==> design/flow/design.v <==
module alu (Output, CarryOut, zero, overflow, negative, BussA, BussB, ALUControl);
	input [31:0] BussA, BussB;
	input [1:0] ALUControl;
	output zero, overflow, negative, CarryOut;
	wire neg;
	output [31:0] Output;
	reg [31:0] Output;
	wire [31:0] CARRYOUT;
	wire[31:0] AddSubOut, XOROut;
	wire SLTOut;
	wire subtract;
	or (subtract, ALUControl[0], ALUControl[1]);
	assign CarryOut = CARRYOUT[31];
	wire muxOut;
	mux2to1 t1 (.in0(BussB[0]),.in1(~BussB[0]),.s(subtract),.out(muxOut));
	adder  f1 (.a(BussA[0]),.b(muxOut),.cin(subtract),.cout(CARRYOUT[0]),.s(AddSubOut[0]));
	genvar i;
	generate 
	for(i = 1; i < 32; i++) begin : eachAdder
			wire mOut;
			mux2to1 tm (.in0(BussB[i]),.in1(~BussB[i]),.s(subtract),.out(mOut));
			adder  fA (.a(BussA[i]),.b(mOut),.cin(CARRYOUT[i-1]),.cout(CARRYOUT[i]),.s(AddSubOut[i]));
		end
	endgenerate
	xor(overflow, CARRYOUT[31], CARRYOUT[30]);
	assign neg = AddSubOut[31];
	genvar j;
	generate
	for (j = 0; j < 32; j++) begin: eachXOR
			xor(XOROut[j], BussA[j], BussB[j]);
		end
	endgenerate
	xor (SLTOut, overflow, neg); 
	wire [3:0][31:0] outputArray;  
	assign outputArray[0] = AddSubOut;
	assign outputArray[1] = XOROut;
	assign outputArray[2] = AddSubOut;
	assign outputArray[3] = {{31{1'b0}}, SLTOut};
	mux32_4to32 m1(.in(outputArray),.s(ALUControl),.out(Output));
	assign negative = Output[31];
	genvar k;
   wire [30:0] rOut;
	or(rOut[0],Output[1],Output[0]);
	generate 
	for (k = 2; k < 32; k++) begin: eachor	
			or o1(rOut[k-1],rOut[k-2],Output[k]);
		end
	endgenerate
	not n1(zero,rOut[30]);
endmodule 
module adder(a,b,cin,cout,s);
	input a,b,cin;
	output cout,s;
	wire s1,c1,c2,c3;
	xor(s1,a,b);
	xor(s,cin,s1);
	and(c1,a,b);
	and(c2,b,cin);
	and(c3,a,cin);
	or(cout,c1,c2,c3);
endmodule 
module adder32 (Op1,Op2,Sum);
	input [29:0] Op1;
	input [29:0] Op2;
	output[29:0] Sum;	
	reg [29:0] CARRYOUT;
	adder  f1 (.a(Op1[0]),.b(Op2[0]),.cin(1'b0),.cout(CARRYOUT[0]),.s(Sum[0]));
	genvar i;
	generate 
	for(i = 1; i < 30; i++) begin : eachAdder
			wire mOut;
			adder  fA (.a(Op1[i]),.b(Op2[i]),.cin(CARRYOUT[i-1]),.cout(CARRYOUT[i]),.s(Sum[i]));
		end
	endgenerate
endmodule 
module mux2to1 (in0,in1, s,out);
	input  in0,in1;	
	input s;
	output out;
	wire [1:0] inOut;
	wire sNot;
	not (sNot, s);
	and a1 (inOut[0], in0, sNot);
	and a2 (inOut[1], in1, s);
	or o1 (out, inOut[0], inOut[1]);
endmodule
module f2oMux (in,s,out);
	input [3:0]in;
	input [1:0] s;    
	output out;
  wire aOut1, aOut2,aOut3,aOut4;
	and a1(aOut1,s[1],s[0],in[3]);
	and a2(aOut2,s[1],~s[0],in[2]);
	and a3(aOut3,~s[1],s[0],in[1]);
	and a4(aOut4,~s[1],~s[0],in[0]);
	or o1(out,aOut1,aOut2,aOut3,aOut4);
endmodule 
module s2oMux(in,s,out);
	input [15:0]in;
	input [3:0] s;
	reg [3:0] Output;	  
	output out;
	f2oMux m0 (in[3:0], s[1:0],Output[0]);
	f2oMux m1 (in[7:4], s[1:0],Output[1]);
	f2oMux m2 (in[11:8], s[1:0],Output[2]);
	f2oMux m3 (in[15:12], s[1:0],Output[3]);
	f2oMux m4 (Output, s[3:2],out);
endmodule 
module mux30_2to1(Input0, Input1, s,Out);
	input [29:0] Input0;
	input [29:0] Input1;
	input s;
	output [29:0] Out;
	genvar i;
	generate 
		for (i = 0; i<30; i++) begin: eachMux
			mux2to1 m2(.in0(Input0[i]),.in1(Input1[i]),.s(s),.out(Out[i]));
		end
	endgenerate 
endmodule
module mux32_2to1(Input0, Input1, s,Out);
	input [31:0] Input0;
	input [31:0] Input1;
	input s;
	output [31:0] Out;
	genvar i;
	generate 
		for (i = 0; i<32; i++) begin: eachMux
			mux2to1 m2(.in0(Input0[i]),.in1(Input1[i]),.s(s),.out(Out[i]));
		end
	endgenerate 
endmodule
module t2oMux (in,s,out);
	input [31:0] in;
	input [4:0] s;
	reg [1:0] Output;
	output out;
	s2oMux s0(in[15:0],s[3:0],Output[0]);
	s2oMux s1(in[31:16],s[3:0],Output[1]);
	reg aOut1,aOut2;
	and(aOut1,Output[1],s[4]);
	and(aOut2,Output[0],~s[4]);
	or o1(out,aOut1,aOut2);
endmodule 
module mux32_4to32(in,s,out);
	input reg[3:0][31:0]in;
	output [31:0]out;
	input [1:0] s;  
	wire  [31:0][3:0] tempArr;  
	genvar row, colm;
	generate
		for(row = 0; row < 4; row++) begin : eachR
			for(colm = 0; colm < 32; colm++) begin : eachS
				buf R(tempArr[colm][row], in[row][colm]);
			end
		end
	endgenerate
	genvar i;
	generate
		for(i = 0; i < 32; i++) begin : eachM
			f2oMux t0 (tempArr[i],s,out[i]);
		end
	endgenerate
endmodule 
module t2t2tot2Mux(arr,s,out);
	input reg[31:0][31:0]arr;
	output [31:0]out;
	input [4:0] s;  
	wire  [31:0][31:0] tempArr;  
	genvar row, colm;
	generate
		for(row = 0; row < 32; row++) begin : eachR
			for(colm = 0; colm < 32; colm++) begin : eachS
				buf R(tempArr[colm][row], arr[row][colm]);
			end
		end
	endgenerate
	genvar i;
	generate
		for(i = 0; i < 32; i++) begin : eachM
			t2oMux t0 (tempArr[i],s,out[i]);
		end
	endgenerate
endmodule 
module PipelineRegister (in, out, clk, reset);
	output reg [31:0] out;
	input [31:0] in;
	input reset, clk;
	always @(posedge clk)
	if (reset)
		out <= 32'b0;
	else
		out <= in;
endmodule
module PipelineImm (in, out, clk, reset);
	output reg [15:0] out;
	input [15:0] in;
	input reset, clk;
	always @(posedge clk)
	if (reset)
		out <= 16'b0;
	else
		out <= in;
endmodule
module PipelineExecute (in, out, clk, reset);
	output reg [9:0] out;
	input [9:0] in;
	input reset, clk;
	always @(posedge clk)
	if (reset)
		out <= 10'b0;
	else
		out <= in;
endmodule
module PipelineMemory (in, out, clk, reset);
	output reg [7:0] out;
	input [7:0] in;
	input reset, clk;
	always @(posedge clk)
	if (reset)
		out <= 8'b0;
	else
		out <= in;
endmodule
module PipelineWrite (in, out, clk, reset);
	output reg [5:0] out;
	input [5:0] in;
	input reset, clk;
	always @(posedge clk)
	if (reset)
		out <= 6'b0;
	else
		out <= in;
endmodule
module PipelineRegControls (in, out, clk, reset);
	output reg [19:0] out;
	input [19:0] in;
	input reset, clk;
	always @(posedge clk)
	if (reset)
		out <= 20'b0;
	else
		out <= in;
endmodule
module PipelineControls (in, out, clk, reset);
	output reg [10:0] out;
	input [10:0] in;
	input reset, clk;
	always @(posedge clk)
	if (reset)
		out <= 11'b0;
	else
		out <= in;
endmodule
module regfile (ReadData1, ReadData2, WriteData, ReadRegister1, ReadRegister2, WriteRegister, RegWrite, clk);
	input [4:0] ReadRegister1, ReadRegister2, WriteRegister;
	input RegWrite, clk;
	input [31:0] WriteData;
	output [31:0] ReadData1, ReadData2;	
	wire reset = 0;
	wire [31:0] SelectRegister;
	wire [31:0][31:0] routReg;
	wire [31:0] rawData1, rawData2;
	decoder5to32 d1(.in(WriteRegister), .out(SelectRegister), .enable(RegWrite));
	assign routReg[0] = 32'b0;
	genvar i;
	generate 
		for (i = 1;i <32;i++) begin: eachReg32
			reg32 register(.in(WriteData),.out(routReg[i]),.decoderOut(SelectRegister[i]),.reset(reset), .clk(clk));
		end
	endgenerate
   t2t2tot2Mux mux1(.arr(routReg),.s(ReadRegister1),.out(rawData1));
	t2t2tot2Mux mux2(.arr(routReg),.s(ReadRegister2),.out(rawData2));
	assign ReadData1 = (RegWrite && WriteRegister == ReadRegister1 && ReadRegister1 != 5'b00000) ? WriteData : rawData1;
	assign ReadData2 = (RegWrite && WriteRegister == ReadRegister2 && ReadRegister2 != 5'b00000) ? WriteData : rawData2;
endmodule
module reg32 (in, out, decoderOut,reset, clk);
	input reset,clk;
	input decoderOut;   
	input [31:0] in;  
	output reg [31:0] out;
	reg [31:0] d;
	genvar i;
	generate 
		for (i = 0;i <32;i++) begin: eachDff
			mux2to1 m1 (.in0(out[i]), .in1(in[i]),.s(decoderOut),.out(d[i]));
			D_FF dFF(.q(out[i]), .d(d[i]),.reset(reset), .clk(clk));
		end
	endgenerate
endmodule
 module D_FF (q, d, reset, clk);
	output reg q;
	input d, reset, clk;
	always @(posedge clk)
	if (reset)
		q <= 0;  
	else
		q <= d;  
endmodule
module decoder2to4 (in, out, enable);
	input [1:0] in;
	input enable;
	output [3:0]out;
	wire [1:0] notOut;
	not n1(notOut[1], in[1]);
	not n2(notOut[0], in[0]);
	and a0(out[0], enable, notOut[0], notOut[1]);
	and a1(out[1], enable, in[0], notOut[1]);
	and a2(out[2], enable, notOut[0], in[1]);
	and a3(out[3], enable, in[0], in[1]);
endmodule
module decoder3to8 (in,out,enable);
	input [2:0] in;
	input enable;
	output [7:0]out;
	wire [2:0] notOut;
	not n1(notOut[2], in[2]);
	not n2(notOut[1], in[1]);
	not n3(notOut[0], in[0]);
	and a0(out[0], enable, notOut[0], notOut[1], notOut[2]);
	and a1(out[1], enable, in[0], notOut[1],notOut[2]);
	and a2(out[2], enable, notOut[0], in[1],notOut[2]);
	and a3(out[3], enable, in[0], in[1], notOut[2]);
	and a4(out[4], enable, notOut[0],notOut[1],in[2]);
	and a5(out[5], enable, in[0],notOut[1],in[2]);
	and a6(out[6], enable, notOut[0], in[1], in[2]);
	and a7(out[7], enable, in[0], in[1], in[2]);
endmodule
module decoder5to32 (in, out, enable);
	input [4:0] in;
	input enable;
	output [31:0] out;
	wire [3:0] enableOut;
	decoder3to8 d1 (in[2:0], out[7:0], enableOut[0]);
	decoder3to8 d2 (in[2:0], out[15:8], enableOut[1]);
	decoder3to8 d3 (in[2:0], out[23:16], enableOut[2]);
	decoder3to8 d4 (in[2:0], out[31:24], enableOut[3]);
	decoder2to4 d5 (in[4:3], enableOut, enable);
endmodule
module Control (Instr, RegDst, WriteRegister, ALUSrc, MemToReg, RegWr, MemWr, Branch, 
						Jump, JR, ALUCntrl, ZeroExt, Rs, Rt, Rd, xRs, xRt, Imm16, TargetInstr);
	input [31:0] Instr;
	reg [5:0] Funct;
	reg [5:0] Opcode;
	output reg RegDst, ALUSrc, MemToReg, RegWr, MemWr, Branch, JR, ZeroExt, xRs, xRt;
	output reg Jump;
	output reg [1:0] ALUCntrl;
	output reg [4:0] Rs, Rt, Rd, WriteRegister;
	output reg [15:0] Imm16;
	output reg [25:0] TargetInstr;
	assign Rs = Instr[25:21];	
	assign Rt = Instr[20:16];
	assign Rd = Instr[15:11];
	assign Imm16 = Instr[15:0];
	assign TargetInstr = Instr[25:0];
	always @(*) begin
		Funct = Instr[5:0];
		Opcode = Instr[31:26];
		RegDst = 0;
		WriteRegister = 5'b00000;
		ALUSrc = 0;
		MemToReg = 0;
		RegWr = 0;
		MemWr = 0;
		Branch = 0;
		Jump = 0;
		ALUCntrl = 2'b00;
		JR = 0;
		ZeroExt = 0;
		xRs = 0;
		xRt = 0;
		if (Opcode == 6'b000000) begin
			case (Funct)
				6'b100000  : begin 
								 RegDst = 1;
								 WriteRegister = Rd; 
								 RegWr = 1; 
								 ALUCntrl = 2'b00;
							 end  
				6'b100010  : begin 
								 RegDst = 1; 
								 WriteRegister = Rd;
								 RegWr = 1;
								 ALUCntrl = 2'b10;
							 end  
				6'b001000  : begin
								 Jump = 1; 
								 JR = 1; 
								 xRt = 1; 
							 end  
				6'b101010  : begin 
								 RegDst = 1; 
								 WriteRegister = Rd;
								 RegWr = 1; 
								 ALUCntrl = 2'b11;
							 end  
				default;
			endcase
		end
		case (Opcode)
			6'b100011  : begin
							 WriteRegister = Rt;
							 ALUSrc = 1; 
							 MemToReg = 1; 
							 RegWr = 1; 
							 ALUCntrl = 2'b00;
							 xRt = 1; 
						 end  
			6'b101011  : begin 
							 ALUSrc = 1; 
							 MemWr = 1; 
							 ALUCntrl = 2'b00;
						 end  
			6'b000101  : begin 
							 Branch = 1; 
							 ALUCntrl = 2'b10;
						 end  
			6'b001110  : begin 
							 WriteRegister = Rt;
							 ALUSrc = 1; 
							 RegWr = 1; 
							 ALUCntrl = 2'b01;
							 ZeroExt = 1; 
							 xRt = 1;
						 end  
			6'b000010  : begin 
							 Jump = 1; 
							 JR = 0; 
							 xRs = 1;
							 xRt = 1; 
						 end  
			default;
		endcase
	end
endmodule
module Forward (Rs, Rt, xRs, xRt, PortA, PortB, DataA, DataB, ALUData, MemData, ForwardA, ForwardB);
	input xRs, xRt;
	input [4:0] Rs, Rt, PortA, PortB;
	input [31:0] DataA, DataB, ALUData, MemData;
	output reg [31:0] ForwardA, ForwardB;
	always @(*) begin
		if (Rs == 5'b00000)
			ForwardA = DataA;
		else if (Rs == PortA && !xRs)
			ForwardA = ALUData;
		else if (Rs == PortB && !xRs)
			ForwardA = MemData;
		else 
			ForwardA = DataA;
	end
	always @(*) begin
		if (Rt == 5'b00000)
			ForwardB = DataB;
		else if (Rt == PortA && !xRt)
			ForwardB = ALUData;
		else if (Rt == PortB && !xRt)
			ForwardB = MemData;
		else 
			ForwardB = DataB;
	end
endmodule
module AcceleratedBranch (DataA, DataB, Zero);
	input [31:0] DataA, DataB;
	output reg Zero;
	wire [31:0] Equivalency;
	wire [7:0] Equiv;
	wire [1:0] ZeroTest;
	assign Equivalency = DataA ^ DataB;
	always @(*) begin
		case(Equivalency)
			32'b0 : Zero = 1;
			default : Zero = 0;
		endcase
	end
endmodule
module CheckBranch (Opcode, AccBranch);
	input [5:0] Opcode;
	output AccBranch;
	wire [5:0] Branch;
	assign Branch = 6'b000101;
	wire [5:0] Cmp;
	genvar i;
	generate
		for (i = 0; i < 6; i++) begin : eachXor
			xor each_xor(Cmp[i], Opcode[i], Branch[i]);
		end
	endgenerate
	nor n(AccBranch, Cmp[0], Cmp[1], Cmp[2], Cmp[3], Cmp[4], Cmp[5]);
endmodule
module FetchUnit(Branch, Zero, Jump, JR, TargetInstr, Regrs, Imm16, Instr, Address, InstrIn, clk, reset);
	input Branch,Zero,JR, Jump, clk,reset;
	input [15:0] Imm16;
	input [25:0] TargetInstr;
	input [31:0] Regrs;
	output [31:0] Instr;	
	output [31:0] Address;
	input [31:0] InstrIn;
	wire [29:0] PC;
	wire [29:0] temp_PC;
	wire [29:0] Jumpaddress; 
	wire bez;
	and a1(bez, Branch, ~Zero);
	wire [29:0] immExtened; 
	wire [29:0] pcNew;
	assign Address[1:0] = 2'b0;
	mux30_2to1 mBez(.Input0({29'b0,1'b1}),.Input1({{14{Imm16[15]}},Imm16[15:0]}),
						 .s(bez),.Out(immExtened));
	adder32 ad1(.Op1(PC),.Op2(immExtened),.Sum(pcNew));
	mux30_2to1 mBJr(.Input0({PC[29:26], TargetInstr[25:0]}),
	                .Input1(Regrs[31:2]),.s(JR),.Out(Jumpaddress));
	mux30_2to1 mJump(.Input0(pcNew),.Input1(Jumpaddress),
						  .s(Jump),.Out(temp_PC));
   genvar i;
	generate
		for ( i = 0; i<30;i++) begin: eachDFF
			D_FF d(.q(PC[i]),.d(temp_PC[i]),.reset(reset),.clk(clk));
		end
	endgenerate
	assign Address [31:2] = PC[29:0]; 
	assign Instr = InstrIn;
endmodule 
module MIPS(clk, reset, imem_addr, imem_data, dmem_addr, dmem_wdata, dmem_we, dmem_rdata);
	input clk, reset;
	output [31:0] imem_addr;
	input [31:0] imem_data;
	output [31:0] dmem_addr, dmem_wdata;
	output dmem_we;
	input [31:0] dmem_rdata;
	wire [31:0] Instr;
	wire RegDst, ALUSrc, MemToReg, RegWr, MemWr, Branch, Jump, JR, ZeroExt, xRt, xRs, AccZero, AccBranch;
	wire [1:0] ALUCntrl;
	wire [4:0] Rs, Rt, Rd, WriteRegister;
	wire [31:0] WriteData;
	wire [31:0] ReadData1, ReadData2;
	wire [31:0] BussB;
	wire zero, overflow, CarryOut, negative;
	wire [15:0] Imm16;
	wire [31:0] Extended;
	wire [25:0] TargetInstr;
	wire [31:0] ForwardA, ForwardB;
	wire [31:0] p_Instr;
	wire [15:0] p_Imm16;
	wire p_AccBranch;
	wire ex_MemToReg, ex_RegWr, ex_MemWr;
	wire [1:0] ex_ALUCntrl;
	wire [4:0] ex_WriteRegister;
	wire [15:0] ex_Imm16;
	wire [31:0] ex_ReadData1, ex_ReadData2, ex_BussB;
	wire [31:0] ex_ALUOut;	
	wire mem_MemToReg, mem_RegWr, mem_MemWr;
	wire [4:0] mem_WriteRegister;
	wire [31:0] mem_ReadData2;
	wire [31:0] mem_ALUOut, mem_MemOut;
	wire wr_RegWr;
	wire [4:0] wr_WriteRegister;
	wire [31:0] wr_WriteData;
	FetchUnit Fetch1(.Branch(p_AccBranch), .Zero(AccZero), .Jump(Jump), .JR(JR), .TargetInstr(TargetInstr), 
						  .Regrs(ForwardA), .Imm16(p_Imm16), .Instr, .Address(imem_addr), .InstrIn(imem_data), .clk, .reset);
	CheckBranch CheckAccBranch(.Opcode(Instr[31:26]), .AccBranch);
   PipelineRegister InstrReg (.in(Instr), .out(p_Instr), .clk, .reset);
   PipelineImm Imm16Reg (.in(Instr[15:0]), .out(p_Imm16), .clk, .reset);
	D_FF BranchReg (.q(p_AccBranch), .d(AccBranch),.reset, .clk);
	regfile reg1(.ReadData1, .ReadData2, .WriteData(wr_WriteData), 
			  .ReadRegister1(Rs), .ReadRegister2(Rt), .WriteRegister(wr_WriteRegister),
			  .RegWrite(wr_RegWr), .clk(clk));
	Control cntrl (.Instr(p_Instr), .RegDst, .WriteRegister, .ALUSrc, .MemToReg, .RegWr, .MemWr, .Branch, 
						.Jump, .JR, .ALUCntrl, .ZeroExt, .Rs, .Rt, .Rd, .xRs, .xRt, .Imm16, .TargetInstr);
	Extend Ext1(.Imm16, .Extended, .Ext(ZeroExt));
	mux32_2to1 alusrc(.Input0(ForwardB),.Input1(Extended),.s(ALUSrc),.Out(BussB));
	Forward forCntrl (.Rs, .Rt, .xRs, .xRt, .PortA(ex_WriteRegister), .PortB(mem_WriteRegister), .DataA(ReadData1), 
							.DataB(ReadData2), .ALUData(ex_ALUOut), .MemData(WriteData), .ForwardA, .ForwardB);
	AcceleratedBranch BranchZero (.DataA(ForwardA), .DataB(ForwardB), .Zero(AccZero));
	PipelineRegister ReadReg1 (.in(ForwardA), .out(ex_ReadData1), .clk, .reset);
	PipelineRegister ReadReg2 (.in(ForwardB), .out(ex_ReadData2), .clk, .reset);
	PipelineRegister ALUBBussB (.in(BussB), .out(ex_BussB), .clk, .reset);
	PipelineExecute PipeExe (.in({MemToReg, RegWr, MemWr, ALUCntrl, WriteRegister}),
										 .out({ex_MemToReg, ex_RegWr, ex_MemWr, ex_ALUCntrl,
												ex_WriteRegister}), .clk, .reset);
	alu alu1(.Output(ex_ALUOut), .CarryOut, .zero, .overflow,
		 .negative, .BussA(ex_ReadData1), .BussB(ex_BussB), .ALUControl(ex_ALUCntrl));
	PipelineRegister ExeALUOut (.in(ex_ALUOut), .out(mem_ALUOut), .clk, .reset);
	PipelineRegister ExeDataB (.in(ex_ReadData2), .out(mem_ReadData2), .clk, .reset);
	PipelineMemory PipeMem (.in({ex_MemToReg, ex_RegWr, ex_MemWr, ex_WriteRegister}),
									.out({mem_MemToReg, mem_RegWr, mem_MemWr, mem_WriteRegister}), .clk, .reset);
   assign dmem_addr = mem_ALUOut;
   assign dmem_wdata = mem_ReadData2;
   assign dmem_we = mem_MemWr;
   assign mem_MemOut = dmem_rdata;
	mux32_2to1 mem2reg(.Input0(mem_ALUOut),.Input1(mem_MemOut), .s(mem_MemToReg),.Out(WriteData));
	PipelineRegister WriteReg (.in(WriteData), .out(wr_WriteData), .clk, .reset);
	PipelineWrite PipeWr (.in({mem_RegWr, mem_WriteRegister}), 
								 .out({wr_RegWr, wr_WriteRegister}), .clk, .reset);
endmodule
module Extend (Imm16, Extended, Ext);
	input [15:0] Imm16;
	input Ext;
	output reg [31:0] Extended;
	reg [31:0] SE, ZE;
	assign SE[31:0] = {{16{Imm16[15]}},Imm16[15:0]};
	assign ZE[31:0] = {16'b0,Imm16[15:0]};
	always @(*) begin
		case (Ext)
			0 : Extended = SE;
		   1 : Extended = ZE;
			default;
		endcase
	end
endmodule
==> design/flow/run.sh <==
#!/bin/bash
# the make line also repeats each setting of config.mk as NAME=value (left out here)
make -C /OpenROAD-flow-scripts/flow DESIGN_CONFIG=/design/flow/config.mk WORK_HOME=/design/flow/orfs CLKGATE_MAP_FILE= finish
==> design/flow/config.mk <==
export PLATFORM = sky130hd
export DESIGN_NAME = MIPS
export DESIGN_NICKNAME = MIPS
export VERILOG_FILES = /design/flow/design.v
export SDC_FILE = /design/flow/constraint.sdc
export NUM_CORES = 4
export LEC_CHECK = 0
export ABC_AREA = 1
export CAP_MARGIN = 20
export CORE_MARGIN = 2
export CORE_UTILIZATION = 70
export CTS_CLUSTER_DIAMETER = 233
export MAX_ROUTING_LAYER = met4
export SETUP_SLACK_MARGIN = 4.86
export SLEW_MARGIN = 20
export TNS_END_PERCENT = 5
==> design/flow/constraint.sdc <==
create_clock -name core_clock -period 18.7 [get_ports {clk}]
set_input_delay 3.7400 -clock core_clock [delete_from_list [all_inputs] [get_ports {clk}]]
set_output_delay 3.7400 -clock core_clock [all_outputs]
set_load 0.01 [all_outputs]
==> report_table.html, run 1 <==
<h2>Implementation results</h2>
<table>
<tr><th>Metric</th><th>Value</th></tr>
<tr><th colspan="2">STA</th></tr>
<tr><td>Worst relative slew slack</td><td>0.204</td></tr>
<tr><td>Final hold vios</td><td>0</td></tr>
<tr><td>Final setup violation count</td><td>12</td></tr>
<tr><td>Minimum clock period after layout</td><td>22,540 ps</td></tr>
<tr><td>Least-Margin Pin Slew</td><td>1190 ps</td></tr>
<tr><td>Crit path setup slack, layout</td><td>-3840 ps</td></tr>
<tr><td>Pins Over Slew Limit</td><td>0</td></tr>
<tr><td>Post-layout period usage of the worst path</td><td>1.21</td></tr>
<tr><td>Hold Worst Slack</td><td>401 ps</td></tr>
<tr><td>Setup Skew</td><td>30.8 ps</td></tr>
<tr><td>RSZ-0062 raised after global routing</td><td>yes</td></tr>
<tr><td>Achievable clock frequency</td><td>44.4 MHz</td></tr>
<tr><th colspan="2">Flow run</th></tr>
<tr><td>Reported max-cap violation count</td><td>0</td></tr>
<tr><td>Count of warning messages emitted by the tools</td><td>38</td></tr>
<tr><th colspan="2">Drt</th></tr>
<tr><td>Total length of routed wires</td><td>252,000 um</td></tr>
<tr><td>First DRT Iteration DRCs</td><td>13,600</td></tr>
<tr><td>WL/cell</td><td>27.7 um</td></tr>
<tr><td>Routed via count</td><td>60,900</td></tr>
<tr><td>Number of vias per cell after detailed routing</td><td>6.69</td></tr>
<tr><td>Post-route antenna net violation count</td><td>0</td></tr>
<tr><td>Length of the first detailed-routing pass in iterations</td><td>10</td></tr>
<tr><td>Residual DRC count</td><td>0</td></tr>
<tr><th colspan="2">Critical path</th></tr>
<tr><td>Endpoint class of the critical path</td><td>flop</td></tr>
<tr><td>Arrival time of data at the critical path endpoint</td><td>23,130 ps</td></tr>
<tr><td>Critical path type</td><td>flop to flop</td></tr>
<tr><td>Worst reg2reg path depth</td><td>83</td></tr>
<tr><td>Source of the worst register-to-register timing path</td><td>PipeExe.out[6]$_SDFF_PP0_</td></tr>
<tr><td>Slowest stage cell on the critical path</td><td>sky130_fd_sc_hd__fa_2</td></tr>
<tr><td>Slowest cell delay on critical path</td><td>450 ps</td></tr>
<tr><td>CP Buf/Inv Count</td><td>5</td></tr>
<tr><td>Crit. path cell count</td><td>83</td></tr>
<tr><td>Kind of start point of the critical path</td><td>flop</td></tr>
<tr><td>Kind of cell adding the most delay to the critical path</td><td>adder cells</td></tr>
<tr><td>Register-to-register path setup slack</td><td>-3840 ps</td></tr>
<tr><td>Most numerous cell on the critical path</td><td>sky130_fd_sc_hd__fa_2</td></tr>
<tr><td>Maximum fanout along the worst path</td><td>4</td></tr>
<tr><td>Critical path origin</td><td>PipeExe.out[6]$_SDFF_PP0_</td></tr>
<tr><td>Required time reported for the critical path endpoint</td><td>19,300 ps</td></tr>
<tr><th colspan="2">Yosys</th></tr>
<tr><td>Area fraction in and, or, nand and nor cells</td><td>0.290</td></tr>
<tr><td>Post-synthesis cell area</td><td>64,000 um^2</td></tr>
<tr><td>Distinct cell type count after synthesis</td><td>51</td></tr>
<tr><td>Post-synthesis instance total</td><td>7,786</td></tr>
<tr><td>Count of instantiated cells in the yosys netlist</td><td>7,786</td></tr>
<tr><td>Most common cell in the netlist</td><td>sky130_fd_sc_hd__nand2_1</td></tr>
<tr><td>Synth top area share</td><td>0.465</td></tr>
<tr><td>Flip-flop cell with the highest count after synthesis</td><td>sky130_fd_sc_hd__edfxtp_1</td></tr>
<tr><td>Total of flip-flops plus latches after synthesis</td><td>1,271</td></tr>
<tr><td>XORs/XNORs by Area</td><td>0.00602</td></tr>
<tr><td>Mean Syn Cell Area</td><td>8.22 um^2</td></tr>
<tr><td>MUX area fraction</td><td>0.000625</td></tr>
<tr><td>Adder-cell area share of the yosys netlist</td><td>0.0185</td></tr>
<tr><td>Sequential cell area fraction in the yosys report</td><td>0.553</td></tr>
<tr><td>Largest combinational cell category by area</td><td>simple AND/OR/NAND/NOR gates</td></tr>
<tr><td>Dominant cell type by area after synthesis</td><td>sky130_fd_sc_hd__edfxtp_1</td></tr>
<tr><td>Cell types with the highest counts after synthesis</td><td>2,366 x sky130_fd_sc_hd__nand2_1, 1,256 x sky130_fd_sc_hd__nor2_1, 992 x sky130_fd_sc_hd__edfxtp_1</td></tr>
<tr><td>Biggest area contributors in the synthesized netlist</td><td>sky130_fd_sc_hd__edfxtp_1 47%, sky130_fd_sc_hd__nand2_1 14%, sky130_fd_sc_hd__dfxtp_1 8.7%, sky130_fd_sc_hd__nor2_1 7.4%, sky130_fd_sc_hd__nand3_1 6.6%</td></tr>
<tr><td>Aoi share</td><td>0.0594</td></tr>
<tr><td>Post-synth EDFFs</td><td>992</td></tr>
<tr><td>Share of synthesized registers carrying an async set or reset</td><td>0</td></tr>
<tr><td>Count of yosys warnings during synthesis</td><td>17</td></tr>
<tr><td>Summed standard-cell area reported by yosys</td><td>64,000 um^2</td></tr>
<tr><th colspan="2">GRT</th></tr>
<tr><td>Global-route usage over all layers</td><td>0.548</td></tr>
<tr><td>Wire length of the first global-routing pass</td><td>363,000 um</td></tr>
<tr><td>Initial antenna violation count</td><td>13</td></tr>
<tr><td>Largest net degree at the start of global routing</td><td>136</td></tr>
<tr><td>Via count of the first global-routing pass</td><td>57,800</td></tr>
<tr><td>Overflow left after global routing</td><td>0</td></tr>
<tr><th colspan="2">Place</th></tr>
<tr><td>Port Buffer Count</td><td>160</td></tr>
<tr><td>Placed instance count</td><td>8,844</td></tr>
<tr><td>Routability congestion estimate from global placement</td><td>1.03</td></tr>
<tr><td>Cell area after placement</td><td>67,000 um^2</td></tr>
<tr><td>Sum of net half-perimeters after detailed placement</td><td>144,000 um</td></tr>
<tr><th colspan="2">Outcome</th></tr>
<tr><td>Layout violations</td><td>setup timing</td></tr>
<tr><td>Outcome</td><td>failed layout checks</td></tr>
<tr><th colspan="2">Final layout</th></tr>
<tr><td>Nets@finish</td><td>7,930</td></tr>
<tr><td>Layout Utilization</td><td>0.789</td></tr>
<tr><td>Filler cells</td><td>5,849</td></tr>
<tr><td>Final Non-Filler Cells</td><td>9,099</td></tr>
<tr><td>Post-synthesis to final-layout area growth</td><td>11.3%</td></tr>
<tr><td>Post-route cell area</td><td>71,300 um^2</td></tr>
<tr><th colspan="2">CTS</th></tr>
<tr><td>Maximum level of the CTS H-tree</td><td>4</td></tr>
<tr><td>CTS root buffer</td><td>sky130_fd_sc_hd__clkbuf_16</td></tr>
<tr><td>Clock latency on the worst-skew pair</td><td>760 ps</td></tr>
<tr><td>Number of buffers inserted by post-CTS setup repair</td><td>0</td></tr>
<tr><td>Post-cts hold-fix buffer tally</td><td>0</td></tr>
<tr><td>Clock buffer depth</td><td>3</td></tr>
<tr><td>Sinks on Clock Net</td><td>1,271</td></tr>
<tr><td>TritonCTS buffer count</td><td>132</td></tr>
<tr><td>Clock transition at the registers of the reported paths</td><td>60 ps</td></tr>
<tr><td>Clock tree from TritonCTS</td><td>done</td></tr>
<tr><th colspan="2">Pwr</th></tr>
<tr><td>Combinational group share of total power</td><td>0.160</td></tr>
<tr><td>Sequential share of power</td><td>0.464</td></tr>
<tr><td>Biggest consumer</td><td>sequential cells</td></tr>
<tr><td>Highest ir drop seen on vdd</td><td>0.0932 mV</td></tr>
<tr><td>Internal power</td><td>4960 uW</td></tr>
<tr><td>Share of total power consumed by net switching</td><td>0.287</td></tr>
<tr><td>Power Density</td><td>97.6 nW/um^2</td></tr>
<tr><td>Reported clock group power</td><td>2620 uW</td></tr>
<tr><td>Psw</td><td>1990 uW</td></tr>
<tr><td>Combinational cell power</td><td>1110 uW</td></tr>
<tr><td>Reported sequential group power</td><td>3230 uW</td></tr>
<tr><td>Portion of total power attributed to the clock network</td><td>0.376</td></tr>
<tr><td>Pleak</td><td>0.0306 uW</td></tr>
<tr><th colspan="2">Die</th></tr>
<tr><td>Number of I/O pins</td><td>163</td></tr>
<tr><td>Die outline width</td><td>306 um</td></tr>
<tr><td>Core box area</td><td>90,300 um^2</td></tr>
<tr><td>Vertical die dimension</td><td>306 um</td></tr>
<tr><td>Placement Rows</td><td>110</td></tr>
<tr><td>Initial Util</td><td>0.709</td></tr>
<tr><td>Total die size</td><td>93,900 um^2</td></tr>
<tr><th colspan="2">Min path</th></tr>
<tr><td>End point of the worst hold path</td><td>ExeDataB.out[25]$_SDFF_PP0_</td></tr>
<tr><td>Launch point of the worst hold path</td><td>ReadReg2.out[25]$_SDFF_PP0_</td></tr>
<tr><td>Worst hold path class</td><td>flop to flop</td></tr>
<tr><td>Hold path depth</td><td>2</td></tr>
</table>
## per-layer routing
metal	track usage	share of wire
met1	0.659	0.31
met2	0.741	0.40
met3	0.235	0.19
met4	0.381	0.093
met5	-	0
## stage by stage
| stage | TNS (ps) | worst slack (ps) | total power [uW] |
|---|---|---|---|
| final | -25170 | -3840 | 6950 |
| after global routing | -32210 | -4390 | 7080 |
| after CTS | -24390 | -3730 | 6840 |
| after detailed placement | -24940 | -3790 | 4310 |
| after global placement | -23730 | -3660 | 4290 |
| after floorplan | -15090 | -2810 | 3830 |
## layout make-up
class / count / area (um^2) / area share
clock buffer: 167 / 3630 / 0.0510
sequential: 1271 / 35400 / 0.497
tap: 1176 / 1470 / 0.0206
inverter: 616 / 2330 / 0.0327
antenna: 21 / 52.6 / 0.000737
multi-input combinational: 5399 / 24500 / 0.343
timing repair buffer: 384 / 3340 / 0.0469
clock inverter: 65 / 554 / 0.00778
## timing repair
item	CTS	global route
endpoints found under the hold margin	0	0
gates resized	3	9
pin swaps	1	6
endpoints found under the setup margin	28	29
==> inputs of run 2 (changes only) <==
ABC_AREA = not set   (was 1)
CORE_UTILIZATION = 40   (was 70)
CTS_CLUSTER_DIAMETER = not set   (was 233)
MAX_ROUTING_LAYER = not set   (was met4)
SETUP_SLACK_MARGIN = not set   (was 4.86)
TNS_END_PERCENT = not set   (was 5)
clock period = 23.7 ns   (was 18.7 ns; I/O delays follow)
==> run 2 against run 1 <==
Now clean on timing, DRC and antenna. Total power decreased by 21%. Non-clock buffer count decreased by 25. Combinational power decreased by 33%. Worst hold slack improved by 33 ps. Critical path depth decreased by 6. Clock skew decreased by 12 ps. Die area increased by 63%. First-iteration DRC count decreased by 59%. Sequential power decreased by 21%. Via count decreased by 34%. Clock power decreased by 17%. Final area decreased by 3.5%. Critical path type unchanged. Largest cell class unchanged.
==> report_table.html, run 2 <==
<h2>Implementation results</h2>
<table>
<tr><th>Metric</th><th>Value</th></tr>
<tr><th colspan="2">Pwr</th></tr>
<tr><td>Power Density</td><td>79.6 nW/um^2 (-18%)</td></tr>
<tr><td>Sequential share of power</td><td>0.467 (+0.003)</td></tr>
<tr><td>Biggest consumer</td><td>sequential cells</td></tr>
<tr><td>Combinational cell power</td><td>743 uW (-33%)</td></tr>
<tr><td>Psw</td><td>1460 uW (-27%)</td></tr>
<tr><td>Highest ir drop seen on vdd</td><td>0.0745 mV (-20%)</td></tr>
<tr><td>Share of total power consumed by net switching</td><td>0.267 (-0.0197)</td></tr>
<tr><td>Portion of total power attributed to the clock network</td><td>0.397 (+0.021)</td></tr>
<tr><td>Final Total Pwr</td><td>5480 uW (-21%)</td></tr>
<tr><td>Combinational group share of total power</td><td>0.136 (-0.024)</td></tr>
<tr><td>Internal power</td><td>4010 uW (-19%)</td></tr>
<tr><td>Reported clock group power</td><td>2180 uW (-17%)</td></tr>
<tr><td>Reported sequential group power</td><td>2560 uW (-21%)</td></tr>
<tr><td>Pleak</td><td>0.0225 uW (-26%)</td></tr>
<tr><th colspan="2">Yosys</th></tr>
<tr><td>Post-synth EDFFs</td><td>992 (unchanged)</td></tr>
<tr><td>Area fraction in and, or, nand and nor cells</td><td>0.0672 (-0.223)</td></tr>
<tr><td>Total of flip-flops plus latches after synthesis</td><td>1,271 (unchanged)</td></tr>
<tr><td>Sequential cell area fraction in the yosys report</td><td>0.589 (+0.0365)</td></tr>
<tr><td>Post-synthesis cell area</td><td>60,100 um^2 (-6.2%)</td></tr>
<tr><td>Aoi share</td><td>0.0736 (+0.0142)</td></tr>
<tr><td>MUX area fraction</td><td>0.197 (+0.197)</td></tr>
<tr><td>Dominant cell type by area after synthesis</td><td>sky130_fd_sc_hd__edfxtp_1</td></tr>
<tr><td>Distinct cell type count after synthesis</td><td>89 (+75%)</td></tr>
<tr><td>XORs/XNORs by Area</td><td>0.0179 (+0.0119)</td></tr>
<tr><td>Flip-flop cell with the highest count after synthesis</td><td>sky130_fd_sc_hd__edfxtp_1</td></tr>
<tr><td>Most common cell in the netlist</td><td>sky130_fd_sc_hd__edfxtp_1</td></tr>
<tr><td>Mean Syn Cell Area</td><td>15.0 um^2 (+82%)</td></tr>
<tr><td>Biggest area contributors in the synthesized netlist</td><td>sky130_fd_sc_hd__edfxtp_1 50%, sky130_fd_sc_hd__mux4_2 14%, sky130_fd_sc_hd__dfxtp_1 9.3%, sky130_fd_sc_hd__mux2i_1 4.3%, sky130_fd_sc_hd__fa_1 1.9%</td></tr>
<tr><td>Adder-cell area share of the yosys netlist</td><td>0.0198 (+0.00122)</td></tr>
<tr><td>Largest combinational cell category by area</td><td>multiplexers</td></tr>
<tr><td>Count of instantiated cells in the yosys netlist</td><td>4,013 (-48%)</td></tr>
<tr><td>Cell types with the highest counts after synthesis</td><td>992 x sky130_fd_sc_hd__edfxtp_1, 371 x sky130_fd_sc_hd__mux4_2, 307 x sky130_fd_sc_hd__nor2_1</td></tr>
<tr><td>Synth top area share</td><td>0.496 (+0.0307)</td></tr>
<tr><td>Summed standard-cell area reported by yosys</td><td>60,100 um^2 (-6.2%)</td></tr>
<tr><td>Count of yosys warnings during synthesis</td><td>17 (unchanged)</td></tr>
<tr><td>Share of synthesized registers carrying an async set or reset</td><td>0 (unchanged)</td></tr>
<tr><td>Post-synthesis instance total</td><td>4,013 (-48%)</td></tr>
<tr><th colspan="2">CTS</th></tr>
<tr><td>Sinks on Clock Net</td><td>1,271 (unchanged)</td></tr>
<tr><td>Maximum level of the CTS H-tree</td><td>4 (unchanged)</td></tr>
<tr><td>Clock buffer depth</td><td>3 (unchanged)</td></tr>
<tr><td>CTS root buffer</td><td>sky130_fd_sc_hd__clkbuf_16</td></tr>
<tr><td>Clock tree from TritonCTS</td><td>done</td></tr>
<tr><td>Post-cts hold-fix buffer tally</td><td>0 (unchanged)</td></tr>
<tr><td>Clock transition at the registers of the reported paths</td><td>60 ps (about the same)</td></tr>
<tr><td>TritonCTS buffer count</td><td>135 (+2.3%)</td></tr>
<tr><td>Clock latency on the worst-skew pair</td><td>800 ps (+40 ps)</td></tr>
<tr><th colspan="2">Die</th></tr>
<tr><td>Placement Rows</td><td>142 (+29%)</td></tr>
<tr><td>Vertical die dimension</td><td>391 um (+28%)</td></tr>
<tr><td>Number of I/O pins</td><td>163 (unchanged)</td></tr>
<tr><td>Initial Util</td><td>0.402 (-0.307)</td></tr>
<tr><td>Total die size</td><td>153,000 um^2 (+63%)</td></tr>
<tr><td>Die outline width</td><td>391 um (+28%)</td></tr>
<tr><td>Core box area</td><td>149,000 um^2 (+65%)</td></tr>
<tr><th colspan="2">STA</th></tr>
<tr><td>Pins Over Slew Limit</td><td>0 (unchanged)</td></tr>
<tr><td>Worst relative slew slack</td><td>0.0674 (-0.137)</td></tr>
<tr><td>Final hold vios</td><td>0 (unchanged)</td></tr>
<tr><td>Setup Skew</td><td>19.3 ps (-11.5 ps)</td></tr>
<tr><td>Least-Margin Pin Slew</td><td>1390 ps (+195 ps)</td></tr>
<tr><td>Hold Worst Slack</td><td>434 ps (+32.7 ps)</td></tr>
<tr><td>RSZ-0062 raised after global routing</td><td>yes</td></tr>
<tr><td>Minimum clock period after layout</td><td>23,230 ps (+693 ps)</td></tr>
<tr><td>Final setup violation count</td><td>0 (-12)</td></tr>
<tr><td>Achievable clock frequency</td><td>43.1 MHz (-3.0%)</td></tr>
<tr><td>Post-layout period usage of the worst path</td><td>0.980 (-0.225)</td></tr>
<tr><th colspan="2">Drt</th></tr>
<tr><td>Post-route antenna net violation count</td><td>0 (unchanged)</td></tr>
<tr><td>First DRT Iteration DRCs</td><td>5,610 (-59%)</td></tr>
<tr><td>Number of vias per cell after detailed routing</td><td>6.37 (-4.8%)</td></tr>
<tr><td>Residual DRC count</td><td>0 (unchanged)</td></tr>
<tr><td>Routed via count</td><td>40,000 (-34%)</td></tr>
<tr><td>Total length of routed wires</td><td>220,000 um (-12%)</td></tr>
<tr><td>Length of the first detailed-routing pass in iterations</td><td>6 (-4)</td></tr>
<tr><td>WL/cell</td><td>35.1 um (+27%)</td></tr>
<tr><th colspan="2">Critical path</th></tr>
<tr><td>Register-to-register path setup slack</td><td>470 ps (+4310 ps)</td></tr>
<tr><td>Most numerous cell on the critical path</td><td>sky130_fd_sc_hd__fa_2</td></tr>
<tr><td>Slowest cell delay on critical path</td><td>440 ps (about the same)</td></tr>
<tr><td>Critical path origin</td><td>PipeExe.out[5]$_SDFF_PP0_</td></tr>
<tr><td>Kind of start point of the critical path</td><td>flop</td></tr>
<tr><td>Crit. path cell count</td><td>77 (-7.2%)</td></tr>
<tr><td>Worst reg2reg path depth</td><td>77 (-7.2%)</td></tr>
<tr><td>Endpoint class of the critical path</td><td>flop</td></tr>
<tr><td>Arrival time of data at the critical path endpoint</td><td>23,890 ps (+760 ps)</td></tr>
<tr><td>Critical path type</td><td>flop to flop</td></tr>
<tr><td>CP Buf/Inv Count</td><td>5 (unchanged)</td></tr>
<tr><td>Required time reported for the critical path endpoint</td><td>24,360 ps (+5060 ps)</td></tr>
<tr><td>Kind of cell adding the most delay to the critical path</td><td>adder cells</td></tr>
<tr><td>Slowest stage cell on the critical path</td><td>sky130_fd_sc_hd__fa_2</td></tr>
<tr><td>Source of the worst register-to-register timing path</td><td>PipeExe.out[5]$_SDFF_PP0_</td></tr>
<tr><td>Maximum fanout along the worst path</td><td>4 (unchanged)</td></tr>
<tr><th colspan="2">GRT</th></tr>
<tr><td>Via count of the first global-routing pass</td><td>38,900 (-33%)</td></tr>
<tr><td>Global-route usage over all layers</td><td>0.285 (-0.263)</td></tr>
<tr><td>Initial antenna violation count</td><td>13 (unchanged)</td></tr>
<tr><td>Overflow left after global routing</td><td>0 (unchanged)</td></tr>
<tr><td>Largest net degree at the start of global routing</td><td>98 (-28%)</td></tr>
<tr><td>Wire length of the first global-routing pass</td><td>306,000 um (-16%)</td></tr>
<tr><th colspan="2">Flow run</th></tr>
<tr><td>Reported max-cap violation count</td><td>0 (unchanged)</td></tr>
<tr><td>Count of warning messages emitted by the tools</td><td>28 (-26%)</td></tr>
<tr><th colspan="2">Outcome</th></tr>
<tr><td>Outcome</td><td>timing/DRC/antenna clean</td></tr>
<tr><th colspan="2">Min path</th></tr>
<tr><td>Worst hold path class</td><td>flop to flop</td></tr>
<tr><td>Launch point of the worst hold path</td><td>PipeExe.out[9]$_SDFF_PP0_</td></tr>
<tr><td>End point of the worst hold path</td><td>PipeMem.out[7]$_SDFF_PP0_</td></tr>
<tr><td>Hold path depth</td><td>1 (-1)</td></tr>
<tr><th colspan="2">Place</th></tr>
<tr><td>Port Buffer Count</td><td>160 (unchanged)</td></tr>
<tr><td>Sum of net half-perimeters after detailed placement</td><td>138,000 um (-3.7%)</td></tr>
<tr><td>Routability congestion estimate from global placement</td><td>0.992 (-3.6%)</td></tr>
<tr><th colspan="2">Final layout</th></tr>
<tr><td>Nets@finish</td><td>4,280 (-46%)</td></tr>
<tr><td>Post-synthesis to final-layout area growth</td><td>14.6%</td></tr>
<tr><td>Filler cells</td><td>12,900 (+120%)</td></tr>
</table>
## run 2: area by class of cell
class	count	area, um^2	area share
multi-input combinational	2357	23100	0.336
clock inverter	76	925	0.0134
timing repair buffer	359	3140	0.0456
antenna	4	10.0	0.000146
tap	2016	2520	0.0367
sequential	1271	35400	0.515
inverter	30	114	0.00166
clock buffer	169	3570	0.0519
## run 2: per-layer routing
layer | vias to the layer above | part of all wire | GRT usage
met4 | 8 | 0.060 | 0.154
met3 | 584 | 0.11 | 0.0710
met5 | - | 0.00025 | 0
li1 | 16100 | - | -
met2 | 2666 | 0.46 | 0.445
met1 | 20700 | 0.37 | 0.365
## run 2: repair_timing
item                       4_1_cts  5_1_grt
setup buffers                    2        1
pin swaps                       15       27
gates cloned                     0        0
setup endpoints to repair        3        2
gates resized                   17       16
## run 2: stage by stage
step	instance area, um^2	instances	setup slack (ps)	TNS, ps	utilization
after floorplan	60200	4014	21.8	0	-
after global placement	64200	6029	-890	-1450	0.429
after detailed placement	64200	6029	-1010	-1820	0.429
after CTS	68700	6276	32.2	0	0.460
after global routing	68800	6280	-106	-106	0.460
final	68800	6282	472	0	0.460
==> inputs of run 3 (changes only) <==
ABC_AREA = 1   (was not set)
CAP_MARGIN = 0   (was 20)
CELL_PAD_IN_SITES_DETAIL_PLACEMENT = 1   (was not set)
CELL_PAD_IN_SITES_GLOBAL_PLACEMENT = 2   (was not set)
CORE_ASPECT_RATIO = 1.84   (was not set)
CORE_MARGIN = 7   (was 2)
CORE_UTILIZATION = 32   (was 40)
CTS_CLUSTER_SIZE = 11   (was not set)
GPL_ROUTABILITY_DRIVEN = 0   (was not set)
HOLD_SLACK_MARGIN = 0.09   (was not set)
MIN_ROUTING_LAYER = met1   (was not set)
SETUP_SLACK_MARGIN = 2.77   (was not set)
clock period = 17.2 ns   (was 23.7 ns; I/O delays follow)
==> run 3 against run 2 <==
The layout now fails its checks (setup timing). Sequential cell count did not move. Global-route usage rose by 2.4 points. Core utilization fell by 8.7 points. Critical path type unchanged. Largest power group unchanged. Highest routed layer unchanged.
==> report_table.html, run 3 <==
<h2>Implementation results</h2>
<table>
<tr><th>Metric</th><th>Value</th></tr>
<tr><th colspan="2">Outcome</th></tr>
<tr><td>Outcome</td><td>failed layout checks</td></tr>
<tr><td>Layout violations</td><td>setup timing</td></tr>
<tr><th colspan="2">Pwr</th></tr>
<tr><td>Highest ir drop seen on vdd</td><td>0.0784 mV (+5.3%)</td></tr>
<tr><td>Share of total power consumed by net switching</td><td>0.302 (+0.0354)</td></tr>
<tr><td>Power Density</td><td>106 nW/um^2 (+33%)</td></tr>
<tr><td>Pleak</td><td>0.0312 uW (+39%)</td></tr>
<tr><td>Biggest consumer</td><td>sequential cells</td></tr>
<tr><td>Sequential share of power</td><td>0.446 (-0.021)</td></tr>
<tr><td>Portion of total power attributed to the clock network</td><td>0.382 (-0.015)</td></tr>
<tr><td>Internal power</td><td>5470 uW (+36%)</td></tr>
<tr><td>Reported sequential group power</td><td>3500 uW (+37%)</td></tr>
<tr><td>Combinational group share of total power</td><td>0.172 (+0.036)</td></tr>
<tr><td>Combinational cell power</td><td>1350 uW (+82%)</td></tr>
<tr><td>Reported clock group power</td><td>3000 uW (+38%)</td></tr>
<tr><td>Psw</td><td>2370 uW (+62%)</td></tr>
<tr><th colspan="2">Min path</th></tr>
<tr><td>Worst hold path class</td><td>flop to flop</td></tr>
<tr><td>Launch point of the worst hold path</td><td>PipeExe.out[8]$_SDFF_PP0_</td></tr>
<tr><td>Hold path depth</td><td>2 (+1)</td></tr>
<tr><td>End point of the worst hold path</td><td>PipeMem.out[6]$_SDFF_PP0_</td></tr>
<tr><th colspan="2">Yosys</th></tr>
<tr><td>Sequential cell area fraction in the yosys report</td><td>0.553 (-0.0365)</td></tr>
<tr><td>Summed standard-cell area reported by yosys</td><td>64,000 um^2 (+6.6%)</td></tr>
<tr><td>Share of synthesized registers carrying an async set or reset</td><td>0 (unchanged)</td></tr>
<tr><td>XORs/XNORs by Area</td><td>0.00602 (-0.0119)</td></tr>
<tr><td>Count of instantiated cells in the yosys netlist</td><td>7,786 (+94%)</td></tr>
<tr><td>Post-synthesis cell area</td><td>64,000 um^2 (+6.6%)</td></tr>
<tr><td>Post-synthesis instance total</td><td>7,786 (+94%)</td></tr>
<tr><td>Largest combinational cell category by area</td><td>simple AND/OR/NAND/NOR gates</td></tr>
<tr><td>Distinct cell type count after synthesis</td><td>51 (-43%)</td></tr>
<tr><td>Synth top area share</td><td>0.465 (-0.0307)</td></tr>
<tr><td>Most common cell in the netlist</td><td>sky130_fd_sc_hd__nand2_1</td></tr>
<tr><td>Cell types with the highest counts after synthesis</td><td>2,366 x sky130_fd_sc_hd__nand2_1, 1,256 x sky130_fd_sc_hd__nor2_1, 992 x sky130_fd_sc_hd__edfxtp_1</td></tr>
<tr><td>Count of yosys warnings during synthesis</td><td>17 (unchanged)</td></tr>
<tr><td>Flip-flop cell with the highest count after synthesis</td><td>sky130_fd_sc_hd__edfxtp_1</td></tr>
<tr><td>Dominant cell type by area after synthesis</td><td>sky130_fd_sc_hd__edfxtp_1</td></tr>
<tr><td>Biggest area contributors in the synthesized netlist</td><td>sky130_fd_sc_hd__edfxtp_1 47%, sky130_fd_sc_hd__nand2_1 14%, sky130_fd_sc_hd__dfxtp_1 8.7%, sky130_fd_sc_hd__nor2_1 7.4%, sky130_fd_sc_hd__nand3_1 6.6%</td></tr>
<tr><td>Area fraction in and, or, nand and nor cells</td><td>0.290 (+0.223)</td></tr>
<tr><td>Mean Syn Cell Area</td><td>8.22 um^2 (-45%)</td></tr>
<tr><td>Adder-cell area share of the yosys netlist</td><td>0.0185 (-0.00122)</td></tr>
<tr><td>Aoi share</td><td>0.0594 (-0.0142)</td></tr>
<tr><td>MUX area fraction</td><td>0.000625 (-0.197)</td></tr>
<tr><td>Post-synth EDFFs</td><td>992 (unchanged)</td></tr>
<tr><td>Total of flip-flops plus latches after synthesis</td><td>1,271 (unchanged)</td></tr>
<tr><th colspan="2">CTS</th></tr>
<tr><td>Clock buffer depth</td><td>4 (+1)</td></tr>
<tr><td>Clock tree from TritonCTS</td><td>done</td></tr>
<tr><td>Clock latency on the worst-skew pair</td><td>810 ps (about the same)</td></tr>
<tr><td>Maximum level of the CTS H-tree</td><td>4 (unchanged)</td></tr>
<tr><td>CTS root buffer</td><td>sky130_fd_sc_hd__clkbuf_16</td></tr>
<tr><td>TritonCTS buffer count</td><td>149 (+10%)</td></tr>
<tr><td>Sinks on Clock Net</td><td>1,271 (unchanged)</td></tr>
<tr><td>Clock transition at the registers of the reported paths</td><td>70 ps (about the same)</td></tr>
<tr><th colspan="2">Critical path</th></tr>
<tr><td>Endpoint class of the critical path</td><td>flop</td></tr>
<tr><td>Crit. path cell count</td><td>87 (+13%)</td></tr>
<tr><td>Most numerous cell on the critical path</td><td>sky130_fd_sc_hd__fa_2</td></tr>
<tr><td>Required time reported for the critical path endpoint</td><td>17,850 ps (-6510 ps)</td></tr>
<tr><td>Source of the worst register-to-register timing path</td><td>PipeExe.out[5]$_SDFF_PP0_</td></tr>
<tr><td>Slowest cell delay on critical path</td><td>400 ps (-40 ps)</td></tr>
<tr><td>Kind of cell adding the most delay to the critical path</td><td>adder cells</td></tr>
<tr><td>Critical path type</td><td>flop to flop</td></tr>
<tr><td>Critical path origin</td><td>PipeExe.out[5]$_SDFF_PP0_</td></tr>
<tr><td>Register-to-register path setup slack</td><td>-5560 ps (-6030 ps)</td></tr>
<tr><td>Slowest stage cell on the critical path</td><td>sky130_fd_sc_hd__fa_2</td></tr>
<tr><td>Maximum fanout along the worst path</td><td>3 (-1)</td></tr>
<tr><td>CP Buf/Inv Count</td><td>6 (+1)</td></tr>
<tr><td>Worst reg2reg path depth</td><td>87 (+13%)</td></tr>
<tr><td>Arrival time of data at the critical path endpoint</td><td>23,410 ps (-480 ps)</td></tr>
<tr><td>Kind of start point of the critical path</td><td>flop</td></tr>
<tr><th colspan="2">STA</th></tr>
<tr><td>Final setup violation count</td><td>18 (+18)</td></tr>
<tr><td>Minimum clock period after layout</td><td>22,760 ps (-467 ps)</td></tr>
<tr><td>Post-layout period usage of the worst path</td><td>1.32 (+0.343)</td></tr>
<tr><td>Crit path setup slack, layout</td><td>-5560 ps (-6030 ps)</td></tr>
<tr><td>Pins Over Slew Limit</td><td>0 (unchanged)</td></tr>
<tr><td>Setup Skew</td><td>34.7 ps (+15.4 ps)</td></tr>
<tr><td>Achievable clock frequency</td><td>43.9 MHz (+2.1%)</td></tr>
<tr><td>Worst relative slew slack</td><td>0.218 (+0.151)</td></tr>
<tr><td>Final hold vios</td><td>0 (unchanged)</td></tr>
<tr><td>RSZ-0062 raised after global routing</td><td>yes</td></tr>
<tr><td>Hold Worst Slack</td><td>408 ps (-26.0 ps)</td></tr>
<tr><td>Least-Margin Pin Slew</td><td>1170 ps (-214 ps)</td></tr>
<tr><th colspan="2">GRT</th></tr>
<tr><td>Initial antenna violation count</td><td>12 (-1)</td></tr>
<tr><td>Met3 Resource Use GR</td><td>0.0333 (-0.0376)</td></tr>
<tr><td>Busiest layer in global routing</td><td>met2</td></tr>
<tr><td>Overflow left after global routing</td><td>0 (unchanged)</td></tr>
<tr><td>Global-route usage over all layers</td><td>0.308 (+0.0235)</td></tr>
<tr><td>Wire length of the first global-routing pass</td><td>463,000 um (+52%)</td></tr>
<tr><td>Largest net degree at the start of global routing</td><td>103 (+5.1%)</td></tr>
<tr><td>Via count of the first global-routing pass</td><td>60,400 (+55%)</td></tr>
<tr><td>GR Util met2</td><td>0.565 (+0.120)</td></tr>
<tr><td>Met1 usage</td><td>0.331 (-0.0344)</td></tr>
<tr><th colspan="2">Drt</th></tr>
<tr><td>WL/cell</td><td>31.8 um (-9.2%)</td></tr>
<tr><td>Residual DRC count</td><td>0 (unchanged)</td></tr>
<tr><td>Length of the first detailed-routing pass in iterations</td><td>5 (-1)</td></tr>
<tr><td>Number of vias per cell after detailed routing</td><td>5.38 (-16%)</td></tr>
<tr><td>Total length of routed wires</td><td>337,000 um (+53%)</td></tr>
<tr><td>Post-route antenna net violation count</td><td>0 (unchanged)</td></tr>
<tr><td>First DRT Iteration DRCs</td><td>3,761 (-33%)</td></tr>
<tr><td>Routed via count</td><td>57,000 (+42%)</td></tr>
<tr><th colspan="2">Final layout</th></tr>
<tr><td>Layout Utilization</td><td>0.373 (-0.0875)</td></tr>
<tr><td>Post-synthesis to final-layout area growth</td><td>15.8%</td></tr>
<tr><td>Nets@finish</td><td>8,051 (+88%)</td></tr>
<tr><td>Filler cells</td><td>23,400 (+81%)</td></tr>
<tr><th colspan="2">Die</th></tr>
<tr><td>Die outline width</td><td>344 um (-12%)</td></tr>
<tr><td>Core box area</td><td>199,000 um^2 (+33%)</td></tr>
<tr><td>Initial Util</td><td>0.322 (-0.0800)</td></tr>
<tr><td>Placement Rows</td><td>222 (+56%)</td></tr>
<tr><td>Number of I/O pins</td><td>163 (unchanged)</td></tr>
<tr><td>Vertical die dimension</td><td>621 um (+59%)</td></tr>
<tr><td>Total die size</td><td>213,000 um^2 (+39%)</td></tr>
<tr><th colspan="2">Flow run</th></tr>
<tr><td>Count of warning messages emitted by the tools</td><td>33 (+18%)</td></tr>
<tr><td>Reported max-cap violation count</td><td>0 (unchanged)</td></tr>
<tr><th colspan="2">Place</th></tr>
<tr><td>Port Buffer Count</td><td>160 (unchanged)</td></tr>
<tr><td>Sum of net half-perimeters after detailed placement</td><td>214,000 um (+55%)</td></tr>
<tr><td>Setup slack at placement</td><td>-5890 ps (-4880 ps)</td></tr>
</table>
==> run 3: metal layers <==
layer  wire length, um  share of wire
met1            122000           0.36
met2            173000           0.51
met3             13800          0.041
met4             28500          0.084
met5                13       0.000039
==> run 3: final cells by class <==
| cell class | count | area [um^2] | share of cell area |
|---|---|---|---|
| well taps | 2576 | 3220 | 0.0435 |
| clock inverters | 23 | 166 | 0.00224 |
| inverters | 616 | 2340 | 0.0315 |
| multi-input cells | 5399 | 24600 | 0.332 |
| clock buffers | 209 | 4080 | 0.0550 |
| repair buffers | 488 | 4290 | 0.0578 |
| diodes | 11 | 27.5 | 0.000371 |
| flip-flops and latches | 1271 | 35400 | 0.477 |
==> run 3: what timing repair did <==
| item | in CTS | in global routing |
|---|---|---|
| endpoints found under the setup margin | 28 | 29 |
| gates resized | 29 | 12 |
| pin swaps | 16 | 7 |
| buffers inserted | 1 | 2 |
| hold buffers | 0 | 0 |
==> run 3: through the flow <==
stage	std cells	setup TNS (ps)	power [uW]	instance area (um^2)
after CTS	10600	-50700	7920	74100
after global placement	10300	-50250	4900	69700
final	10600	-50190	7850	74200
after floorplan	7787	-32610	4160	64300
after detailed placement	10300	-55850	4910	69800
after global routing	10600	-59640	8090	74200
==> inputs of run 4 (changes only) <==
ABC_AREA = not set   (was 1)
CAP_MARGIN = 20   (was 0)
CELL_PAD_IN_SITES_DETAIL_PLACEMENT = not set   (was 1)
CELL_PAD_IN_SITES_GLOBAL_PLACEMENT = not set   (was 2)
CORE_ASPECT_RATIO = not set   (was 1.84)
CORE_MARGIN = 2   (was 7)
CORE_UTILIZATION = 66   (was 32)
CTS_CLUSTER_SIZE = not set   (was 11)
GPL_ROUTABILITY_DRIVEN = not set   (was 0)
HOLD_SLACK_MARGIN = not set   (was 0.09)
MIN_ROUTING_LAYER = not set   (was met1)
SETUP_SLACK_MARGIN = -1.14   (was 2.77)
clock period = 18.7 ns   (was 17.2 ns; I/O delays follow)
==> run 4 against run 3 <==
Combinational power down 24%. Total power decreased by 11%. The layout still fails its checks (setup timing). Global-route usage rose by 17 points.
==> report_table.html, run 4 <==
<h2>Implementation results</h2>
<table>
<tr><th>Metric</th><th>Value</th></tr>
<tr><th colspan="2">CTS</th></tr>
<tr><td>Clock latency on the worst-skew pair</td><td>780 ps (-30 ps)</td></tr>
<tr><td>Clock buffer depth</td><td>3 (-1)</td></tr>
<tr><td>CTS root buffer</td><td>sky130_fd_sc_hd__clkbuf_16</td></tr>
<tr><td>Sinks on Clock Net</td><td>1,271 (unchanged)</td></tr>
<tr><td>Clock tree from TritonCTS</td><td>done</td></tr>
<tr><td>Clock transition at the registers of the reported paths</td><td>60 ps (about the same)</td></tr>
<tr><td>Maximum level of the CTS H-tree</td><td>4 (unchanged)</td></tr>
<tr><th colspan="2">Flow run</th></tr>
<tr><td>Count of warning messages emitted by the tools</td><td>38 (+15%)</td></tr>
<tr><td>Reported max-cap violation count</td><td>0 (unchanged)</td></tr>
<tr><th colspan="2">Yosys</th></tr>
<tr><td>Area fraction in and, or, nand and nor cells</td><td>0.0672 (-0.223)</td></tr>
<tr><td>Mean Syn Cell Area</td><td>15.0 um^2 (+82%)</td></tr>
<tr><td>Summed standard-cell area reported by yosys</td><td>60,100 um^2 (-6.2%)</td></tr>
<tr><td>Post-synthesis cell area</td><td>60,100 um^2 (-6.2%)</td></tr>
<tr><td>Cell types with the highest counts after synthesis</td><td>992 x sky130_fd_sc_hd__edfxtp_1, 371 x sky130_fd_sc_hd__mux4_2, 307 x sky130_fd_sc_hd__nor2_1</td></tr>
<tr><td>Count of yosys warnings during synthesis</td><td>17 (unchanged)</td></tr>
<tr><td>Total of flip-flops plus latches after synthesis</td><td>1,271 (unchanged)</td></tr>
<tr><td>Aoi share</td><td>0.0736 (+0.0142)</td></tr>
<tr><td>Biggest area contributors in the synthesized netlist</td><td>sky130_fd_sc_hd__edfxtp_1 50%, sky130_fd_sc_hd__mux4_2 14%, sky130_fd_sc_hd__dfxtp_1 9.3%, sky130_fd_sc_hd__mux2i_1 4.3%, sky130_fd_sc_hd__fa_1 1.9%</td></tr>
<tr><td>Synth top area share</td><td>0.496 (+0.0307)</td></tr>
<tr><td>Post-synthesis instance total</td><td>4,013 (-48%)</td></tr>
<tr><td>XORs/XNORs by Area</td><td>0.0179 (+0.0119)</td></tr>
<tr><td>Post-synth EDFFs</td><td>992 (unchanged)</td></tr>
<tr><td>Flip-flop cell with the highest count after synthesis</td><td>sky130_fd_sc_hd__edfxtp_1</td></tr>
<tr><td>Most common cell in the netlist</td><td>sky130_fd_sc_hd__edfxtp_1</td></tr>
<tr><td>Largest combinational cell category by area</td><td>multiplexers</td></tr>
<tr><th colspan="2">Pwr</th></tr>
<tr><td>Share of total power consumed by net switching</td><td>0.265 (-0.0371)</td></tr>
<tr><td>Sequential share of power</td><td>0.469 (+0.023)</td></tr>
<tr><td>Internal power</td><td>5110 uW (-6.7%)</td></tr>
<tr><td>Reported sequential group power</td><td>3260 uW (-6.9%)</td></tr>
<tr><td>Highest ir drop seen on vdd</td><td>0.106 mV (+35%)</td></tr>
<tr><td>Psw</td><td>1840 uW (-22%)</td></tr>
<tr><td>Biggest consumer</td><td>sequential cells</td></tr>
<tr><td>Combinational cell power</td><td>1020 uW (-24%)</td></tr>
<tr><td>Reported clock group power</td><td>2670 uW (-11%)</td></tr>
<tr><th colspan="2">Die</th></tr>
<tr><td>Placement Rows</td><td>110 (-50%)</td></tr>
<tr><td>Initial Util</td><td>0.666 (+0.344)</td></tr>
<tr><td>Total die size</td><td>93,400 um^2 (-56%)</td></tr>
<tr><td>Number of I/O pins</td><td>163 (unchanged)</td></tr>
<tr><th colspan="2">STA</th></tr>
<tr><td>Crit path setup slack, layout</td><td>-4390 ps (+1180 ps)</td></tr>
<tr><td>Pins Over Slew Limit</td><td>0 (unchanged)</td></tr>
<tr><td>Hold Worst Slack</td><td>435 ps (+26.7 ps)</td></tr>
<tr><td>Setup Skew</td><td>22.9 ps (-11.8 ps)</td></tr>
<tr><td>Least-Margin Pin Slew</td><td>1300 ps (+132 ps)</td></tr>
<tr><td>Final hold vios</td><td>0 (unchanged)</td></tr>
<tr><td>Achievable clock frequency</td><td>43.3 MHz (-1.4%)</td></tr>
<tr><td>Final setup violation count</td><td>13 (-5)</td></tr>
<tr><th colspan="2">Min path</th></tr>
<tr><td>Worst hold path class</td><td>flop to flop</td></tr>
<tr><td>Hold path depth</td><td>1 (-1)</td></tr>
<tr><th colspan="2">Critical path</th></tr>
<tr><td>Maximum fanout along the worst path</td><td>4 (+1)</td></tr>
<tr><td>Arrival time of data at the critical path endpoint</td><td>23,730 ps (+320 ps)</td></tr>
<tr><td>Slowest stage cell on the critical path</td><td>sky130_fd_sc_hd__fa_2</td></tr>
<tr><td>Source of the worst register-to-register timing path</td><td>PipeExe.out[6]$_SDFF_PP0_</td></tr>
<tr><td>Endpoint class of the critical path</td><td>flop</td></tr>
<tr><td>Critical path origin</td><td>PipeExe.out[6]$_SDFF_PP0_</td></tr>
<tr><td>Register-to-register path setup slack</td><td>-4390 ps (+1180 ps)</td></tr>
<tr><td>Most numerous cell on the critical path</td><td>sky130_fd_sc_hd__fa_2</td></tr>
<tr><td>CP Buf/Inv Count</td><td>6 (unchanged)</td></tr>
<tr><th colspan="2">Drt</th></tr>
<tr><td>Number of vias per cell after detailed routing</td><td>7.86 (+46%)</td></tr>
<tr><td>Total length of routed wires</td><td>223,000 um (-34%)</td></tr>
<tr><td>Length of the first detailed-routing pass in iterations</td><td>7 (+2)</td></tr>
<tr><td>WL/cell</td><td>40.3 um (+27%)</td></tr>
<tr><th colspan="2">Outcome</th></tr>
<tr><td>Layout violations</td><td>setup timing</td></tr>
<tr><td>Outcome</td><td>failed layout checks</td></tr>
<tr><th colspan="2">GRT</th></tr>
<tr><td>Via count of the first global-routing pass</td><td>42,800 (-29%)</td></tr>
<tr><td>Largest net degree at the start of global routing</td><td>117 (+14%)</td></tr>
<tr><td>Overflow left after global routing</td><td>0 (unchanged)</td></tr>
<tr><th colspan="2">Place</th></tr>
<tr><td>Sum of net half-perimeters after detailed placement</td><td>137,000 um (-36%)</td></tr>
<tr><td>Port Buffer Count</td><td>160 (unchanged)</td></tr>
<tr><th colspan="2">Final layout</th></tr>
<tr><td>Nets@finish</td><td>4,364 (-46%)</td></tr>
<tr><td>Filler cells</td><td>5,060 (-78%)</td></tr>
</table>
==> run 4: per-stage QoR <==
step	area [um^2]	total power (uW)	setup WS [ps]	std cells
final	68400	6950	-4390	5516
after global routing	68400	7070	-4890	5512
after CTS	68200	6890	-4400	5505
after detailed placement	63800	4270	-5660	5274
after global placement	63800	4260	-5410	5274
after floorplan	60300	3800	-4800	4014
==> run 4: timing repair <==
action / CTS / global route
buffers inserted: 2 / 4
hold buffers: 0 / 0
pin swaps: 19 / 22
endpoints found under the setup margin: 11 / 11
gates resized: 25 / 13
==> run 4: routing by layer <==
metal  vias to the layer above  GRT usage  wire, um
li1                      16200          -         -
met1                     21200      0.573     68700
met2                      4696      0.693     96500
met3                      1240      0.212     37500
met4                        22      0.340     19700
met5                         -    0.00207       206
==> run 4: layout make-up <==
class                   count  area [um^2]  share of cell area
diodes                      5         12.5            0.000183
clock buffers             172         3730              0.0545
clock inverters            58          573             0.00838
inverters                  30          114             0.00167
multi-input cells        2357        23200               0.339
flip-flops and latches   1271        35400               0.518
well taps                1176         1470              0.0215
repair buffers            447         3850              0.0564
Power is estimated from default activity; no workload was simulated.
